## adder_32bit
module adder_32bit(
    input clk,
    input rst,
    input [31:0] i_a,
    input [31:0] i_b,
    input i_vld,
    output reg [31:0] o_res,
    output reg o_res_vld,
    output reg overflow
);
export LEC_CHECK = 0
export CAP_MARGIN = 20
export CELL_PAD_IN_SITES_GLOBAL_PLACEMENT = 1
export CORE_MARGIN = 2
export CORE_UTILIZATION = 40
export CTS_CLUSTER_DIAMETER = 116
export GPL_ROUTABILITY_DRIVEN = 0
export HOLD_SLACK_MARGIN = 0.3
export MAX_ROUTING_LAYER = met4
export PLACE_DENSITY_LB_ADDON = 0.15
export SETUP_SLACK_MARGIN = 4.76
export SLEW_MARGIN = 20
export TNS_END_PERCENT = 60
create_clock -name core_clock -period 40.0 [get_ports {clk}]
run.sh (not shown) runs the stock make flow with config.mk's settings and CLKGATE_MAP_FILE=.
Next try:
- CELL_PAD_IN_SITES_GLOBAL_PLACEMENT: 1 -> default
- CORE_UTILIZATION: 40 -> 65
- CTS_CLUSTER_DIAMETER: 116 -> default
- GPL_ROUTABILITY_DRIVEN: 0 -> default
- HOLD_SLACK_MARGIN: 0.3 -> default
- MAX_ROUTING_LAYER: met4 -> default
- PLACE_DENSITY_LB_ADDON: 0.15 -> default
- SETUP_SLACK_MARGIN: 4.76 -> default
- TNS_END_PERCENT: 60 -> default
- clock period: 40.0 -> 27.0 ns (I/O delays scaled with it)
After rerunning: Now the flow aborted during clock tree synthesis with DPL-0038; die size is lower by 38%; synthesized cell count stays the same; area after synthesis is unchanged.
Next try:
- CORE_UTILIZATION: 65 -> 52
- clock period: 27.0 -> 41.5 ns (I/O delays scaled with it)
With this change the flow went through all stages and came out clean; synthesized area is unchanged; die area came out higher by 24%; synthesized cell count is unchanged.
Next try:
- CORE_UTILIZATION: 52 -> 50
- CTS_CLUSTER_SIZE: default -> 98
- clock period: 41.5 -> 35.4 ns (I/O delays scaled with it)
Outcome: This time the run ran to the end with violations: setup timing; routed wire length went up by about a fifth; cell count went up by about a fifth; setup slack gets worse by 2.3 ns; via count went up by about a fifth; hold slack gets worse by 0.0087 ns.

========
== run 1 ==
Starting RTL as in the previous note.
Design adder_32bit, start of the top module:
module adder_32bit(
    input clk,
    input rst,
    input [31:0] i_a,
    input [31:0] i_b,
    input i_vld,
    output reg [31:0] o_res,
    output reg o_res_vld,
    output reg overflow
);
wire [7:0] shift;
wire [23:0] al_man_a, al_man_b;
wire sign_a, sign_b, sign_res;
wire [7:0] exp_a, exp_b, exp_res;
wire [23:0] man_a, man_b, man_res;
wire [24:0] res;
wire operation_overflow;
assign sign_a = i_a[31];
assign sign_b = i_b[31];
assign exp_a = i_a[30:23];
assign exp_b = i_b[30:23];
assign man_a = (exp_a == 8'b0) ? {1'b0, i_a[22:0]} : {1'b1, i_a[22:0]};  
assign man_b = (exp_b == 8'b0) ? {1'b0, i_b[22:0]} : {1'b1, i_b[22:0]};
wire is_nan_a = ((exp_a == 8'b11111111) && (man_a[22:0] != 0));  
wire is_nan_b = ((exp_b == 8'b11111111) && (man_b[22:0] != 0));
wire is_inf_a = ((exp_a == 8'b11111111) && (man_a[22:0] == 0));
wire is_inf_b = ((exp_b == 8'b11111111) && (man_b[22:0] == 0));
wire is_zero_a = ((i_a[30:0] == 0));  
wire is_zero_b = ((i_b[30:0] == 0));
CompareAndShift32Bit u_CompareAndShift32Bit (
    .exp_a(exp_a),           
    .exp_b(exp_b),           
    .man_a(man_a),           
    .man_b(man_b),           
    .al_man_a(al_man_a),     
    .al_man_b(al_man_b),     
    .shift(shift)            
);
Addition32Bit u_Addition32Bit (
    .sign_a(sign_a),         
    .sign_b(sign_b),         
    .a(al_man_a),            
    .b(al_man_b),            
    .res(res),               
    .sign_res(sign_res)      
);
Normalization32Bit u_Normalization32Bit (
    .res(res),                                   
    .exp_base((exp_a > exp_b) ? exp_a : exp_b),  
  ...
==> flow/config.mk <==
export PLATFORM = sky130hd
export DESIGN_NAME = adder_32bit
export DESIGN_NICKNAME = adder_32bit
export VERILOG_FILES = /design/flow/design.v
export SDC_FILE = /design/flow/constraint.sdc
export NUM_CORES = 4
export LEC_CHECK = 0
export CAP_MARGIN = 20
export CELL_PAD_IN_SITES_DETAIL_PLACEMENT = 0
export CELL_PAD_IN_SITES_GLOBAL_PLACEMENT = 1
export CORE_ASPECT_RATIO = 1.34
export CORE_MARGIN = 7
export CORE_UTILIZATION = 36
export CTS_CLUSTER_DIAMETER = 334
export CTS_CLUSTER_SIZE = 71
export GPL_ROUTABILITY_DRIVEN = 0
export GPL_TIMING_DRIVEN = 0
export HOLD_SLACK_MARGIN = -0.0
export MAX_ROUTING_LAYER = met5
export MIN_ROUTING_LAYER = met1
export PLACE_DENSITY_LB_ADDON = 0.23
export SLEW_MARGIN = 15
export TNS_END_PERCENT = 85
==> flow/constraint.sdc <==
create_clock -name core_clock -period 65.5 [get_ports {clk}]
set_input_delay 13.1000 -clock core_clock [delete_from_list [all_inputs] [get_ports {clk}]]
set_output_delay 13.1000 -clock core_clock [all_outputs]
set_load 0.01 [all_outputs]
Run 1 completed every stage of the flow, and the final layout passed the timing, design-rule and antenna checks.
### run 1 -> run 2
Settings: changing CELL_PAD_IN_SITES_GLOBAL_PLACEMENT from 1 to 2; removing GPL_TIMING_DRIVEN (formerly 0); changing CELL_PAD_IN_SITES_DETAIL_PLACEMENT from 0 to 2; changing CORE_UTILIZATION from 36 to 22; removing TNS_END_PERCENT (formerly 85); changing MAX_ROUTING_LAYER from met5 to met4.
Findings:
Note that the count of buffers not belonging to the clock network in the layout recorded for run 1 amounts to 1.7 times the value seen in run 2. Higher time the final worst path needs with I/O delays and setup goes to run 1 over run 2. Compared with run 1, run 2 ends up with more cell area. Per the final summary, run 2 finished and its layout is clean on timing, DRC and antenna.
--- input diff run 2..run 3 ---
Settings: CELL_PAD_IN_SITES_DETAIL_PLACEMENT removed (was 2); CTS_CLUSTER_DIAMETER removed (was 334); MAX_ROUTING_LAYER removed (was met4); CTS_CLUSTER_SIZE changed from 71 to 10; CORE_UTILIZATION changed from 22 to 46; TNS_END_PERCENT newly set to 10; CELL_PAD_IN_SITES_GLOBAL_PLACEMENT changed from 2 to 0; the clock period (ns, I/O delays scaled along) changed from 65.5 to 44.3.
[summary]
- Run 3 went all the way through the flow, and no timing, DRC or antenna check failed.
- Summary of run 3 over run 2: worst slew margin relative to its limit decreased 4.3 points, slew at the pin with the worst max-slew slack increased 0.067 ns, worst setup slack decreased 2.88 ns.
- Between run 2 and run 3, the flop share of the area does not differ in any meaningful way.
- Worst setup path endpoint = overflow$_DFFE_PP0P_: run 2; worst setup path endpoint = o_res[21]$_DFFE_PP0P_: run 3
[inputs] run 4 vs run 3
Settings: GPL_ROUTABILITY_DRIVEN: 0 -> 1; CTS_CLUSTER_SIZE: 10 -> 87; CORE_UTILIZATION: 46 -> 55; CORE_MARGIN: 7 -> 2; CELL_PAD_IN_SITES_GLOBAL_PLACEMENT: 0 -> 1; SETUP_SLACK_MARGIN: unset -> -1.75; ABC_AREA: unset -> 1; TNS_END_PERCENT: 10 -> unset; the clock period (ns, I/O delays scaled along): 44.3 -> 22.8.
Findings:
Delta (run 4 minus run 3): utilization higher; multi-input logic portion of the cell area lower; synthesized cell count higher. Compared with run 3, in run 4 global-route usage higher, xor and xnor area share after synthesis went down, smallest setup slack after layout went down by 7.82 ns, register-to-register slack went down 21.35 ns. Per the comparison of run 4 with run 3, simple logic cell fraction of the synthesized area up 27 points; port buffer count did not really move. Summary of run 3 and run 4: one run falls short of a clean finish, namely run 4. Run 4: complete, dirty (negative setup slack). Sequential area share after synthesis in run 4 is 0.53 points below run 3.

========
== v9 ==
Starting RTL as in the previous note.
clock: 33.1 ns
lec_check: 0
abc_area: 1
cap_margin: 20
core_margin: 2
core_utilization: 72
cts_cluster_diameter: 360
cts_cluster_size: 98
slew_margin: 20
tns_end_percent: 5
v9 finished every stage and its layout cleared the timing, design-rule and antenna checks.
Relative to v9, the following input files were edited for v6:
# v9
export LEC_CHECK = 0
export ABC_AREA = 1
export CAP_MARGIN = 20
export CORE_MARGIN = 2
export CORE_UTILIZATION = 72
export CTS_CLUSTER_DIAMETER = 360
export CTS_CLUSTER_SIZE = 98
export SLEW_MARGIN = 20
export TNS_END_PERCENT = 5
create_clock -name core_clock -period 33.1 [get_ports {clk}]
# v6
export LEC_CHECK = 0
export CAP_MARGIN = 20
export CORE_MARGIN = 2
export CORE_UTILIZATION = 12
export SLEW_MARGIN = 20
create_clock -name core_clock -period 41.5 [get_ports {clk}]
--- outcome ---
Measured against each other, v6 and v9 differ in critical path's largest stage delay, the lower figure coming from v9. Against v9 as the reference, v6 delivers a lower summed instance area of the synthesized netlist.
For v36, these inputs were changed with respect to v6:
# v6
export LEC_CHECK = 0
export CAP_MARGIN = 20
export CORE_MARGIN = 2
export CORE_UTILIZATION = 12
export SLEW_MARGIN = 20
create_clock -name core_clock -period 41.5 [get_ports {clk}]
# v36
export LEC_CHECK = 0
export CAP_MARGIN = 20
export CORE_MARGIN = 2
export CORE_UTILIZATION = 61
export SLEW_MARGIN = 20
create_clock -name core_clock -period 57.3 [get_ports {clk}]
==> comparison <==
- From v6 to v36 the numbers moved as follows: diode insertion count for antenna repair lower, multi-input combinational cell count roughly the same, worst slew margin relative to its limit higher, period utilization lower, average wire per standard cell higher.
- met2 wirelength from detailed routing shrinks by more than 10% when moving from v6 to v36.
- The run with more routed wire is v6, not v36.
### v36 -> v17
# v36
export LEC_CHECK = 0
export CAP_MARGIN = 20
export CORE_MARGIN = 2
export CORE_UTILIZATION = 61
export SLEW_MARGIN = 20
create_clock -name core_clock -period 57.3 [get_ports {clk}]
# v17
export LEC_CHECK = 0
export CAP_MARGIN = 20
export CORE_MARGIN = 2
export CORE_UTILIZATION = 58
export SETUP_SLACK_MARGIN = -2.0
export SLEW_MARGIN = 20
create_clock -name core_clock -period 27.8 [get_ports {clk}]
Findings:
Diff v36..v17 | proportion of synthesized chip area in sequential cells | unchanged
As far as chip area estimate from yosys synthesis goes, v36 and v17 are indistinguishable; the numbers are identical.
v36: no failed stages, no open violations at the end
As the logs show, v17 stopped at 5_1_grt after a tool error, so it never reached the end of the flow.
Against v36 as the reference, v17 delivers a higher placer congestion estimate.
For cell count after placement, dividing the value from v17 by the value from v36 gives 1.3.
Of v36 and v17, v36 shows the lower floorplan die width, with v17 above it.

========
Setup of oak:
Starting RTL as in the previous note.
make LEC_CHECK=0 CAP_MARGIN=20 CORE_MARGIN=2 CORE_UTILIZATION=40 CTS_CLUSTER_DIAMETER=116 GPL_ROUTABILITY_DRIVEN=0 HOLD_SLACK_MARGIN=0.3 PLACE_DENSITY_LB_ADDON=0.15 SLEW_MARGIN=20 finish   # period 40.0 ns
--- input diff oak..pine ---
- ABC_AREA newly set to 1
- CTS_CLUSTER_DIAMETER changed from 116 to 125
- CTS_CLUSTER_SIZE newly set to 15
- MAX_ROUTING_LAYER newly set to met5
- GPL_ROUTABILITY_DRIVEN removed (was 0)
- GPL_TIMING_DRIVEN newly set to 0
- HOLD_SLACK_MARGIN removed (was 0.3)
- PLACE_DENSITY_LB_ADDON removed (was 0.15)
--- outcome ---
pine ended with more number of multi-input logic gates than oak.
pine against oak: net count after synthesis has increased; via count has increased; post-synthesis chip area from yosys has increased.
pine vs oak, wire length went up by 5.5%.
sky130_fd_sc_hd__or4_4 as the cell at the slowest stage of the critical path was reported by oak, and sky130_fd_sc_hd__clkdlybuf4s50_1 by pine.
### pine -> birch
- GPL_TIMING_DRIVEN removed (was 0)
- CTS_CLUSTER_SIZE removed (was 15)
- CTS_CLUSTER_DIAMETER removed (was 125)
- MAX_ROUTING_LAYER removed (was met5)
- CORE_UTILIZATION changed from 40 to 56
- ABC_AREA removed (was 1)
- the clock period (ns, I/O delays scaled along) changed from 40.0 to 13.6
[summary]
Against pine as the reference, birch delivers a lower area inside the core boundary. Status: birch FAILED at global routing (tool error). Compared to pine, birch has count of mapped cells out of synthesis 1262 lower. The final reports for birch and pine show multiplexer area fraction after synthesis higher in the former.
## Diff of input files: maple against birch
- swapping 56 for 40 in CORE_UTILIZATION
- swapping 13.6 for 40.0 in the clock period (ns, I/O delays scaled along)
[summary]
- In summary, maple completed successfully, with a layout that passed the timing, design-rule and antenna checks.
- When the final numbers for birch and maple were put side by side, the buffers inserted during post-CTS setup optimization turned out to be smaller in maple.
- birch → maple: fraction of the core area occupied by cells at floorplan saw a decrease, total die area shows an increase of 17000 um2, setup slack after placement shows an increase of 18.99 ns.

========
== build 28 ==
Starting RTL as in the previous note.
clock: 40.0 ns
lec_check: 0
abc_area: 1
cap_margin: 20
core_margin: 2
core_utilization: 40
cts_cluster_diameter: 125
cts_cluster_size: 15
gpl_timing_driven: 0
max_routing_layer: met4
slew_margin: 20
Build 28: no failed stages, no open violations at the end
Here is what was changed in the inputs of build 66 compared with build 28.
# build 28
export LEC_CHECK = 0
export ABC_AREA = 1
export CAP_MARGIN = 20
export CORE_MARGIN = 2
export CORE_UTILIZATION = 40
export CTS_CLUSTER_DIAMETER = 125
export CTS_CLUSTER_SIZE = 15
export GPL_TIMING_DRIVEN = 0
export MAX_ROUTING_LAYER = met4
export SLEW_MARGIN = 20
create_clock -name core_clock -period 40.0 [get_ports {clk}]
# build 66
export LEC_CHECK = 0
export CAP_MARGIN = 20
export CORE_MARGIN = 2
export CORE_UTILIZATION = 22
export SLEW_MARGIN = 20
create_clock -name core_clock -period 39.1 [get_ports {clk}]
==> comparison <==
The count of buffer and inverter cells on the critical path in build 66 was lower than what build 28 gave. From build 28 to build 66 the numbers moved as follows: layout buffer count excluding clock buffers went up by 97. Final area of build 66 falls short of that of build 28 slightly. For instance tally after logic synthesis, dividing the value from build 28 by the value from build 66 gives 1.3. For the initial antenna violation count, build 66 came in 2 higher than build 28 did. | horizontal extent of the die | build 66 vs build 28 | 24% higher |. Comparing build 66 and build 28, the lower signed area change from the synthesized netlist to the final layout is on build 28. In the metrics for build 66 and build 28, the one carrying the lower routing usage on met3 is build 66.
What build 13 does differently from build 66 at the input level:
# build 66
export LEC_CHECK = 0
export CAP_MARGIN = 20
export CORE_MARGIN = 2
export CORE_UTILIZATION = 22
export SLEW_MARGIN = 20
create_clock -name core_clock -period 39.1 [get_ports {clk}]
# build 13
export LEC_CHECK = 0
export CAP_MARGIN = 20
export CORE_MARGIN = 2
export CORE_UTILIZATION = 70
export HOLD_SLACK_MARGIN = -0.1
export SLEW_MARGIN = 20
create_clock -name core_clock -period 25.6 [get_ports {clk}]
Findings:
Build 13 got as far as 3_5_place_dp, where a tool error ended the run. Changes observed in build 13 relative to build 66: post-synthesis chip area from yosys shows no meaningful change; flip-flop and latch count after synthesis shows no meaningful change; combined area of all synthesized cells shows no meaningful change. The run showing the smaller number of placement rows is build 13. Relative to build 66, the floorplan die height of build 13 is lower by about 43%. Number of enable-type register cells in the synthesized netlist: build 66 vs build 13 identical. Die size delta for build 13 relative to build 66: 68% lower. Looking only at die span in x, and setting everything else aside, the lower value of build 66 and build 13 goes to build 13. Any difference in fraction of registers with async set/reset between build 66 and build 13 is small enough to ignore. Diff build 66 -> build 13 | initial core utilization | increase of 49 points.
Changes in build 39 relative to build 13:
# build 13
export LEC_CHECK = 0
export CAP_MARGIN = 20
export CORE_MARGIN = 2
export CORE_UTILIZATION = 70
export HOLD_SLACK_MARGIN = -0.1
export SLEW_MARGIN = 20
create_clock -name core_clock -period 25.6 [get_ports {clk}]
# build 39
export LEC_CHECK = 0
export CAP_MARGIN = 20
export CORE_MARGIN = 2
export CORE_UTILIZATION = 40
export SLEW_MARGIN = 20
create_clock -name core_clock -period 28.0 [get_ports {clk}]
--- outcome ---
Ran to the end and failed final checks on setup timing: build 39. Re horizontal die dimension: build 39 and build 13 aren't equal, and the lower value belongs to build 13. Build 13 and build 39 ended up with roughly the same share of flip-flops with an asynchronous set or reset after synthesis. The area of the placeable core in build 39 is 1.8 times that in build 13. On adder-cell share of the synthesized area, build 39 and build 13 are neck and neck. Row starting density of the core: build 39 lower / build 13 higher. On die area, the higher figure sits with build 39, not build 13. From build 39 to build 13, tally of unique sky130hd cells used after synthesis did not move at all.
Inputs modified between build 39 and build 43:
# build 39
export LEC_CHECK = 0
export CAP_MARGIN = 20
export CORE_MARGIN = 2
export CORE_UTILIZATION = 40
export SLEW_MARGIN = 20
create_clock -name core_clock -period 28.0 [get_ports {clk}]
# build 43
export LEC_CHECK = 0
export CAP_MARGIN = 20
export CORE_MARGIN = 2
export CORE_UTILIZATION = 58
export HOLD_SLACK_MARGIN = -0.09
export SLEW_MARGIN = 20
create_clock -name core_clock -period 37.2 [get_ports {clk}]
==> comparison <==
- The flow did not stop early for build 43: all stages ran, and the layout cleared the timing, design-rule and antenna checks.
- Compared to build 39, build 43 shows a wider setup margin.
- Tally of non-filler cells in the final layout: build 43 vs build 39 down 23%
- Area growth from synthesis to final layout came out lower on build 43 than on build 39.
- When build 43 is set beside build 39, its data arrival time of the worst path turns out to be 2.39 ns larger.
- Going from build 39 to build 43, post-cts gate resize count saw a decrease; count of clock-buffer cells in the layout went up by 1; final area saw a decrease.
